## sa_top
module sa_top (
    input  logic          clk_i,
    input  logic          rst_ni,
    input  logic          s_valid_i,
    input  logic          s_last_i,
    input  logic          m_ready_i,
    output logic          s_ready_o,
    output logic          m_valid_o,
    output logic          m_last_o,
    input  logic [ 15:0]  sx_data_i,
    input  logic [ 63:0]  sk_data_i,
    output logic [ 63:0]  m_data_o
);
Size: ~2000 flip-flops, ~150 I/O pins, ~0.14 sq mm of cells after synthesis.
Settings: LEC_CHECK=0, ABC_AREA=1, CAP_MARGIN=15, CELL_PAD_IN_SITES_GLOBAL_PLACEMENT=1, CORE_ASPECT_RATIO=0.75, CORE_MARGIN=2, CORE_UTILIZATION=19, CTS_CLUSTER_DIAMETER=87, GPL_ROUTABILITY_DRIVEN=0, HOLD_SLACK_MARGIN=0.07, MIN_ROUTING_LAYER=met1, PLACE_DENSITY=0.6, SETUP_SLACK_MARGIN=1.36, SLEW_MARGIN=35; clock period 5.8 ns.
run.sh (not shown) runs the stock make flow with config.mk's settings and CLKGATE_MAP_FILE=.
==> next run, changes <==
==> flow/config.mk (replaced) <==
export PLATFORM = sky130hd
export DESIGN_NAME = sa_top
export DESIGN_NICKNAME = sa_top
export VERILOG_FILES = /design/flow/design.v
export SDC_FILE = /design/flow/constraint.sdc
export NUM_CORES = 4
export LEC_CHECK = 0
export CAP_MARGIN = 15
export CORE_MARGIN = 2
export CORE_UTILIZATION = 72
export CTS_CLUSTER_DIAMETER = 27
export CTS_CLUSTER_SIZE = 14
export HOLD_SLACK_MARGIN = -0.08
export PLACE_DENSITY = 0.6
export SETUP_SLACK_MARGIN = 0.49
export SLEW_MARGIN = 20
==> flow/constraint.sdc (replaced) <==
create_clock -name core_clock -period 3.43 [get_ports {clk_i}]
set_input_delay 0.6860 -clock core_clock [delete_from_list [all_inputs] [get_ports {clk_i}]]
set_output_delay 0.6860 -clock core_clock [all_outputs]
set_load 0.01 [all_outputs]
Effect: The new run produced a layout that fails on setup timing; final cell count came out lower by a quarter to a third; cell area came out higher by a few percent; die size came out lower by well over a third; via count came out higher by a few percent; synthesized cell count came out lower by about a fifth; worst setup slack gets worse by 2.2 ns; routed wire length came out lower by a few percent; non-clock buffer count came out higher by 897; global-route usage came out higher by 31 points; sequential share of layout area came out lower by 1.2 points.
==> next run, changes <==
==> flow/config.mk (replaced) <==
export PLATFORM = sky130hd
export DESIGN_NAME = sa_top
export DESIGN_NICKNAME = sa_top
export VERILOG_FILES = /design/flow/design.v
export SDC_FILE = /design/flow/constraint.sdc
export NUM_CORES = 4
export LEC_CHECK = 0
export CAP_MARGIN = 0
export CORE_MARGIN = 2
export CORE_UTILIZATION = 72
export CTS_CLUSTER_DIAMETER = 28
export CTS_CLUSTER_SIZE = 46
export PLACE_DENSITY = 0.66
export SETUP_SLACK_MARGIN = -0.19
export SLEW_MARGIN = 20
export TNS_END_PERCENT = 15
==> flow/constraint.sdc (replaced) <==
create_clock -name core_clock -period 3.49 [get_ports {clk_i}]
set_input_delay 0.6980 -clock core_clock [delete_from_list [all_inputs] [get_ports {clk_i}]]
set_output_delay 0.6980 -clock core_clock [all_outputs]
set_load 0.01 [all_outputs]
The new run finished but failed the layout checks on setup timing. Hold slack improves by 0.17 ns. Sequential share of layout area went up by 0.98 points. Die size does not change. Wire length fell by roughly a tenth. Synthesized area does not change.
==> next run, changes <==
==> flow/config.mk (replaced) <==
export PLATFORM = sky130hd
export DESIGN_NAME = sa_top
export DESIGN_NICKNAME = sa_top
export VERILOG_FILES = /design/flow/design.v
export SDC_FILE = /design/flow/constraint.sdc
export NUM_CORES = 4
export LEC_CHECK = 0
export CAP_MARGIN = 20
export CORE_MARGIN = 2
export CORE_UTILIZATION = 66
export PLACE_DENSITY = 0.6
export SETUP_SLACK_MARGIN = 0.42
export SLEW_MARGIN = 20
After rerunning: The changed run completed and failed the layout checks on setup timing. Clock power goes down by 44%. Fmax goes down by 1.1%. Critical path depth stays the same. Clock skew goes down by 0.079 ns. Sequential share of layout area goes up by 0.75 points.
==> next run, changes <==
--- a/flow/config.mk
+++ b/flow/config.mk
@@ -8,6 +8,5 @@
 export CAP_MARGIN = 20
 export CORE_MARGIN = 2
-export CORE_UTILIZATION = 66
+export CORE_UTILIZATION = 40
 export PLACE_DENSITY = 0.6
-export SETUP_SLACK_MARGIN = 0.42
 export SLEW_MARGIN = 20
==> flow/constraint.sdc (replaced) <==
create_clock -name core_clock -period 4.06 [get_ports {clk_i}]
set_input_delay 0.8120 -clock core_clock [delete_from_list [all_inputs] [get_ports {clk_i}]]
set_output_delay 0.8120 -clock core_clock [all_outputs]
set_load 0.01 [all_outputs]
Outcome: The new run finished with timing, DRC and antenna clean; worst setup slack improves by 0.68 ns; clock-buffer cell count increases by 34; maximum frequency grows by a few percent; non-clock buffer count came out lower by 457; power decreases by roughly a tenth.
==> next run, changes <==
--- a/flow/config.mk
+++ b/flow/config.mk
@@ -8,5 +8,6 @@
 export CAP_MARGIN = 20
 export CORE_MARGIN = 2
-export CORE_UTILIZATION = 40
+export CORE_UTILIZATION = 62
+export CTS_CLUSTER_SIZE = 95
 export PLACE_DENSITY = 0.6
 export SLEW_MARGIN = 20
==> flow/constraint.sdc (replaced) <==
create_clock -name core_clock -period 3.81 [get_ports {clk_i}]
set_input_delay 0.7620 -clock core_clock [delete_from_list [all_inputs] [get_ports {clk_i}]]
set_output_delay 0.7620 -clock core_clock [all_outputs]
set_load 0.01 [all_outputs]
After rerunning: This time the run finished but fails on setup timing; global-route usage went up by 11 points; worst setup slack degrades by 0.23 ns; count of clock-buffer cells in the layout goes down by 44; area after synthesis is unchanged; total power is higher by a few percent; die size is lower by a quarter to a third.

Starting RTL as in the previous note.
Settings: LEC_CHECK=0, CAP_MARGIN=20, CELL_PAD_IN_SITES_DETAIL_PLACEMENT=2, CELL_PAD_IN_SITES_GLOBAL_PLACEMENT=2, CORE_ASPECT_RATIO=1.14, CORE_MARGIN=8, CORE_UTILIZATION=47, CTS_CLUSTER_DIAMETER=319, CTS_CLUSTER_SIZE=42, GPL_TIMING_DRIVEN=0, HOLD_SLACK_MARGIN=-0.01, MAX_ROUTING_LAYER=met4, PLACE_DENSITY=0.56, SLEW_MARGIN=0; clock period 6.91 ns.
The baseline stopped in global routing (ODB-0269).
Change:
CELL_PAD_IN_SITES_DETAIL_PLACEMENT = default   (was 2)
CELL_PAD_IN_SITES_GLOBAL_PLACEMENT = default   (was 2)
CORE_ASPECT_RATIO = default   (was 1.14)
CORE_MARGIN = 2   (was 8)
CORE_UTILIZATION = 49   (was 47)
CTS_CLUSTER_DIAMETER = default   (was 319)
CTS_CLUSTER_SIZE = default   (was 42)
GPL_TIMING_DRIVEN = default   (was 0)
HOLD_SLACK_MARGIN = default   (was -0.01)
MAX_ROUTING_LAYER = default   (was met4)
PLACE_DENSITY = 0.6   (was 0.56)
SLEW_MARGIN = 20   (was 0)
clock period = 4.06 ns   (was 6.91 ns; I/O delays follow)
What happened: The changed run completed with no timing, DRC or antenna violations. Die area came out lower by a little under a tenth. Synthesized cell count is unchanged. Area after synthesis is unchanged.
Change:
CELL_PAD_IN_SITES_GLOBAL_PLACEMENT = 1   (was default)
CORE_MARGIN = 4   (was 2)
CORE_UTILIZATION = 40   (was 49)
PLACE_DENSITY = default   (was 0.6)
TNS_END_PERCENT = 35   (was default)
clock period = 3.25 ns   (was 4.06 ns; I/O delays follow)
=> The new run ran to the end with violations: setup timing. Combinational power rises by about 40%. Wire length rises by 13%. Worst setup slack is worse by 0.78 ns. Via count rises by about 3.3%. Design area rises by 5.8%. Total power rises by 32%. Worst hold slack is worse by 0.078 ns. Maximum frequency rises by 0.77%. Final cell count rises by 6.9%. Non-clock buffer count rises by 552.
Change:
CELL_PAD_IN_SITES_GLOBAL_PLACEMENT = default   (was 1)
CORE_MARGIN = 2   (was 4)
CORE_UTILIZATION = 62   (was 40)
CTS_CLUSTER_SIZE = 100   (was default)
PLACE_DENSITY = 0.6   (was default)
TNS_END_PERCENT = default   (was 35)
clock period = 2.87 ns   (was 3.25 ns; I/O delays follow)
Outcome: The new run completed, yet does not pass: setup timing; cell area came out higher by 4.3%; wire length came out lower by 4.8%; worst setup slack gets worse by 0.40 ns; global-route usage climbs by 11 points; register-to-register slack loses 0.40 ns; die size drops by 36%; non-clock buffer count is higher by 634.

sa_top again, from the RTL that the note above started with.
export LEC_CHECK = 0
export ABC_AREA = 1
export CAP_MARGIN = 20
export CELL_PAD_IN_SITES_GLOBAL_PLACEMENT = 1
export CORE_MARGIN = 2
export CORE_UTILIZATION = 19
export CTS_CLUSTER_DIAMETER = 230
export GPL_ROUTABILITY_DRIVEN = 0
export HOLD_SLACK_MARGIN = 0.07
export MIN_ROUTING_LAYER = met1
export PLACE_DENSITY = 0.6
export SETUP_SLACK_MARGIN = 1.36
export SLEW_MARGIN = 35
create_clock -name core_clock -period 5.8 [get_ports {clk_i}]
Change:
==> flow/config.mk (replaced) <==
export PLATFORM = sky130hd
export DESIGN_NAME = sa_top
export DESIGN_NICKNAME = sa_top
export VERILOG_FILES = /design/flow/design.v
export SDC_FILE = /design/flow/constraint.sdc
export NUM_CORES = 4
export LEC_CHECK = 0
export CAP_MARGIN = 20
export CELL_PAD_IN_SITES_GLOBAL_PLACEMENT = 1
export CORE_ASPECT_RATIO = 1.14
export CORE_MARGIN = 2
export CORE_UTILIZATION = 67
export MAX_ROUTING_LAYER = met5
export SETUP_SLACK_MARGIN = 0.71
export SLEW_MARGIN = 20
==> flow/constraint.sdc (replaced) <==
create_clock -name core_clock -period 3.96 [get_ports {clk_i}]
set_input_delay 0.7920 -clock core_clock [delete_from_list [all_inputs] [get_ports {clk_i}]]
set_output_delay 0.7920 -clock core_clock [all_outputs]
set_load 0.01 [all_outputs]
What happened: The changed run did not get past 3_1_place_gp_skip_io on GPL-0301; die size fell by 72%; synthesized cell count fell by 17%; area after synthesis fell by 3.6%.
Change:
==> flow/config.mk (replaced) <==
export PLATFORM = sky130hd
export DESIGN_NAME = sa_top
export DESIGN_NICKNAME = sa_top
export VERILOG_FILES = /design/flow/design.v
export SDC_FILE = /design/flow/constraint.sdc
export NUM_CORES = 4
export LEC_CHECK = 0
export CAP_MARGIN = 20
export CORE_MARGIN = 2
export CORE_UTILIZATION = 16
export PLACE_DENSITY = 0.6
export SLEW_MARGIN = 20
==> flow/constraint.sdc (replaced) <==
create_clock -name core_clock -period 6.19 [get_ports {clk_i}]
set_input_delay 1.2380 -clock core_clock [delete_from_list [all_inputs] [get_ports {clk_i}]]
set_output_delay 1.2380 -clock core_clock [all_outputs]
set_load 0.01 [all_outputs]
Outcome:
- This time the run finished with timing, DRC and antenna clean
- die area climbs to 4.1 times its value
- synthesized area is unchanged
- synthesized cell count stays the same
Change:
--- a/flow/config.mk
+++ b/flow/config.mk
@@ -8,5 +8,8 @@
 export CAP_MARGIN = 20
+export CELL_PAD_IN_SITES_GLOBAL_PLACEMENT = 0
+export CORE_ASPECT_RATIO = 1.14
 export CORE_MARGIN = 2
-export CORE_UTILIZATION = 16
-export PLACE_DENSITY = 0.6
+export CORE_UTILIZATION = 68
+export CTS_CLUSTER_SIZE = 25
+export MAX_ROUTING_LAYER = met5
 export SLEW_MARGIN = 20
==> flow/constraint.sdc (replaced) <==
create_clock -name core_clock -period 3.42 [get_ports {clk_i}]
set_input_delay 0.6840 -clock core_clock [delete_from_list [all_inputs] [get_ports {clk_i}]]
set_output_delay 0.6840 -clock core_clock [all_outputs]
set_load 0.01 [all_outputs]
Result: The changed run finished with negative setup slack left. Die size drops by well over a third. Combinational power climbs by well over a third. Worst setup slack got worse by 1.9 ns. Cell area climbs slightly. Sequential share of layout area stays flat. Sequential power climbs by well over a third. Sequential cell count is unchanged. Global-route usage climbs by 29 points. Clock power climbs by well over a third. Count of clock-buffer cells in the layout drops by 21.

Starting RTL as in the previous note.
Design sa_top, start of the top module:
module sa_top (
    input  logic          clk_i,
    input  logic          rst_ni,
    input  logic          s_valid_i,
    input  logic          s_last_i,
    input  logic          m_ready_i,
    output logic          s_ready_o,
    output logic          m_valid_o,
    output logic          m_last_o,
    input  logic [ 15:0]  sx_data_i,
    input  logic [ 63:0]  sk_data_i,
    output logic [ 63:0]  m_data_o
);
Settings: LEC_CHECK=0, CAP_MARGIN=20, CELL_PAD_IN_SITES_DETAIL_PLACEMENT=2, CELL_PAD_IN_SITES_GLOBAL_PLACEMENT=2, CORE_ASPECT_RATIO=1.14, CORE_MARGIN=2, CORE_UTILIZATION=34, CTS_CLUSTER_SIZE=42, MAX_ROUTING_LAYER=met4, PLACE_DENSITY=0.56, SLEW_MARGIN=0; clock period 6.91 ns.
The first run finished with timing, DRC and antenna clean.
Next try:
Settings changed: CELL_PAD_IN_SITES_DETAIL_PLACEMENT 2 to default, CELL_PAD_IN_SITES_GLOBAL_PLACEMENT 2 to 0, CORE_UTILIZATION 34 to 68, CTS_CLUSTER_DIAMETER from default to 30, CTS_CLUSTER_SIZE 42 to default, MAX_ROUTING_LAYER met4 to met5, PLACE_DENSITY 0.56 to default, SLEW_MARGIN 0 to 20.
Clock period 6.91 ns to 5.43 ns, I/O delays scaled along.
What happened: The changed run produced a clean layout; hold slack barely changes; register-to-register slack got worse by 1.4 ns; total power grows by 57%; global-route usage grows by 11 points; clock-buffer cell count grows by 143; clock power grows by 85%; routed wire length shrinks by 24%; area after synthesis does not change.
Next try:
Settings changed: ABC_AREA from default to 1, CORE_UTILIZATION 68 to 65, CTS_CLUSTER_DIAMETER 30 to 57.
Outcome: The changed run went through all stages and came out clean; wire length went up by a few percent; setup slack is better by 0.36 ns; non-clock buffer count is lower by 1; cell count climbs by about a fifth; combinational power came out higher by a quarter to a third; global-route usage is lower by 0.66 points; die area went up by a little under a tenth; clock skew shrinks by 0.034 ns.
Next try:
Settings changed: ABC_AREA 1 to default, CELL_PAD_IN_SITES_GLOBAL_PLACEMENT 0 to 1, CORE_UTILIZATION 65 to 61, CTS_CLUSTER_DIAMETER 57 to default, CTS_CLUSTER_SIZE from default to 52, PLACE_DENSITY from default to 0.56.
Clock period 5.43 ns to 3.83 ns, I/O delays scaled along.
=> The new run finished but fails on setup timing; via count goes down by 8.7%; die area goes up by 2.7%; worst hold slack degrades by 0.20 ns.
Next try:
Settings changed: CELL_PAD_IN_SITES_GLOBAL_PLACEMENT 1 to default, CORE_ASPECT_RATIO 1.14 to default, CORE_UTILIZATION 61 to 62, CTS_CLUSTER_SIZE 52 to 99, MAX_ROUTING_LAYER met5 to default, PLACE_DENSITY 0.56 to 0.6.
Clock period 3.83 ns to 3.04 ns, I/O delays scaled along.
Result: The changed run completed and failed the layout checks on setup timing; sequential power came out higher by a quarter to a third; maximum frequency came out higher by a few percent; worst setup slack got worse by 0.70 ns; wire length came out higher by a few percent; global-route usage came out higher by 0.85 points; sequential share of layout area came out lower by 1.9 points.
Next try:
Settings changed: CORE_UTILIZATION 62 to 70, CTS_CLUSTER_DIAMETER from default to 28, CTS_CLUSTER_SIZE 99 to 46, SETUP_SLACK_MARGIN from default to 0.42.
Clock period 3.04 ns to 3.49 ns, I/O delays scaled along.
=> The new run completed and failed the layout checks on setup timing. Final area climbs by a few percent. Hold slack gets better by 0.065 ns. Clock power grows by well over a third. Core utilization is higher by 12 points. Setup slack gets better by 0.28 ns.

job 6915:
sa_top again, from the RTL that the note above started with.
export LEC_CHECK = 0
export ABC_AREA = 1
export CAP_MARGIN = 15
export CELL_PAD_IN_SITES_GLOBAL_PLACEMENT = 1
export CORE_ASPECT_RATIO = 0.75
export CORE_MARGIN = 2
export CORE_UTILIZATION = 19
export CTS_CLUSTER_DIAMETER = 87
export GPL_ROUTABILITY_DRIVEN = 0
export MIN_ROUTING_LAYER = met1
export PLACE_DENSITY = 0.6
export SETUP_SLACK_MARGIN = 1.1
export SLEW_MARGIN = 35
create_clock -name core_clock -period 5.8 [get_ports {clk_i}]
Job 6915 did not stop at any stage, and its layout met the timing, design-rule and antenna checks.
Here is what was changed in the inputs of job 4159 compared with job 6915.
- a deleted GPL_ROUTABILITY_DRIVEN that had been 0
- a deleted ABC_AREA that had been 1
- a change of CORE_UTILIZATION from 19 to 40
- a deleted MIN_ROUTING_LAYER that had been met1
- a change of CAP_MARGIN from 15 to 20
- a deleted CORE_ASPECT_RATIO that had been 0.75
- a deleted CTS_CLUSTER_DIAMETER that had been 87
- a change of SETUP_SLACK_MARGIN from 1.1 to 1.13
- a deleted CELL_PAD_IN_SITES_GLOBAL_PLACEMENT that had been 1
- a change of SLEW_MARGIN from 35 to 20
- a change of the clock period (ns, I/O delays scaled along) from 5.8 to 4.06
--- outcome ---
Job 4159: full flow OK, the timing, design-rule and antenna checks passed. Summary of job 4159 over job 6915: switching power summed over all nets shows an increase of 2.6 mW, total stage count of the critical path shows an increase of 10. Summary of the comparison: critical path arrival is higher in job 4159, relative to job 6915. Netlist area before placement, job 6915 and job 4159: higher on job 6915. Delta (job 4159 minus job 6915): post-cts repair resize count now larger, post-synthesis share of cell area spent on and-or and or-and gates now smaller, flip-flop count comparable, final non-filler cell area now larger.
Input changes introduced in job 1194 (baseline for comparison: job 4159):
- CTS_CLUSTER_DIAMETER now 356, previously not set
- ABC_AREA now 1, previously not set
- CORE_UTILIZATION now 72, was 40
- SETUP_SLACK_MARGIN now -0.17, was 1.13
- the clock period (ns, I/O delays scaled along) now 3.43, was 4.06
Notes after the runs:
Status job 1194: flow complete, layout not clean - setup timing. Every stage of the flow completed for job 4159, and the final layout passed the timing, design-rule and antenna checks. Job 1194 against job 4159; number of ordinary inverters in the final layout is up by more than 100%. Compared with job 4159, job 1194 shows a lower width of the die. Compared with job 4159, job 1194 shows number of cell instances on the worst register-to-register path lower by 3. Routed wire in job 1194 totals more than in job 4159. Compared with job 4159, in job 1194 final cell count grew by about 6%, synthesized netlist cell count grew by 3377, minimum hold slack shrank by 0.15 ns, met2 layer wire length in the routed design grew by about 7%, placed cell count grew by 8.8%. On clock skew: job 1194 sits below job 4159.
--- input diff job 1194..job 7496 ---
- CTS_CLUSTER_DIAMETER removed (was 356)
- CELL_PAD_IN_SITES_GLOBAL_PLACEMENT newly set to 0
- SETUP_SLACK_MARGIN removed (was -0.17)
- PLACE_DENSITY changed from 0.6 to 0.66
- CTS_CLUSTER_SIZE newly set to 52
- CORE_ASPECT_RATIO newly set to 1.14
- MAX_ROUTING_LAYER newly set to met5
- ABC_AREA removed (was 1)
- the clock period (ns, I/O delays scaled along) changed from 3.43 to 3.83
## What came out
Relative to job 1194, wire length of the first global-routing pass has decreased by 6.6% in job 7496. XOR/XNOR share of the synthesized area was lower in the run labelled job 1194. Delta (job 7496 minus job 1194): part of the power in combinational logic decreased by 1.3 points relative to the old numbers, sequential share of layout area increased by 0.89 points relative to the old numbers, area of the core decreased by 3.3% relative to the old numbers, buffer depth of the longest clock path closely matched the old numbers, count of unique library cells instantiated by Yosys increased by 49 relative to the old numbers. Job 7496 finished all stages; however, its layout fails the closing checks, the failures being setup timing. Cmp job 7496 vs job 1194: final-layout worst hold slack higher in job 7496. [job 7496 vs job 1194] synthesized cell count: lower in job 7496. Violation count after the first detailed-route iteration, job 1194 and job 7496, higher one = job 1194. Summary of the comparison: largest fanout of any net on the critical path is lower in job 7496, relative to job 1194.
Power and IR drop assume default switching activity.
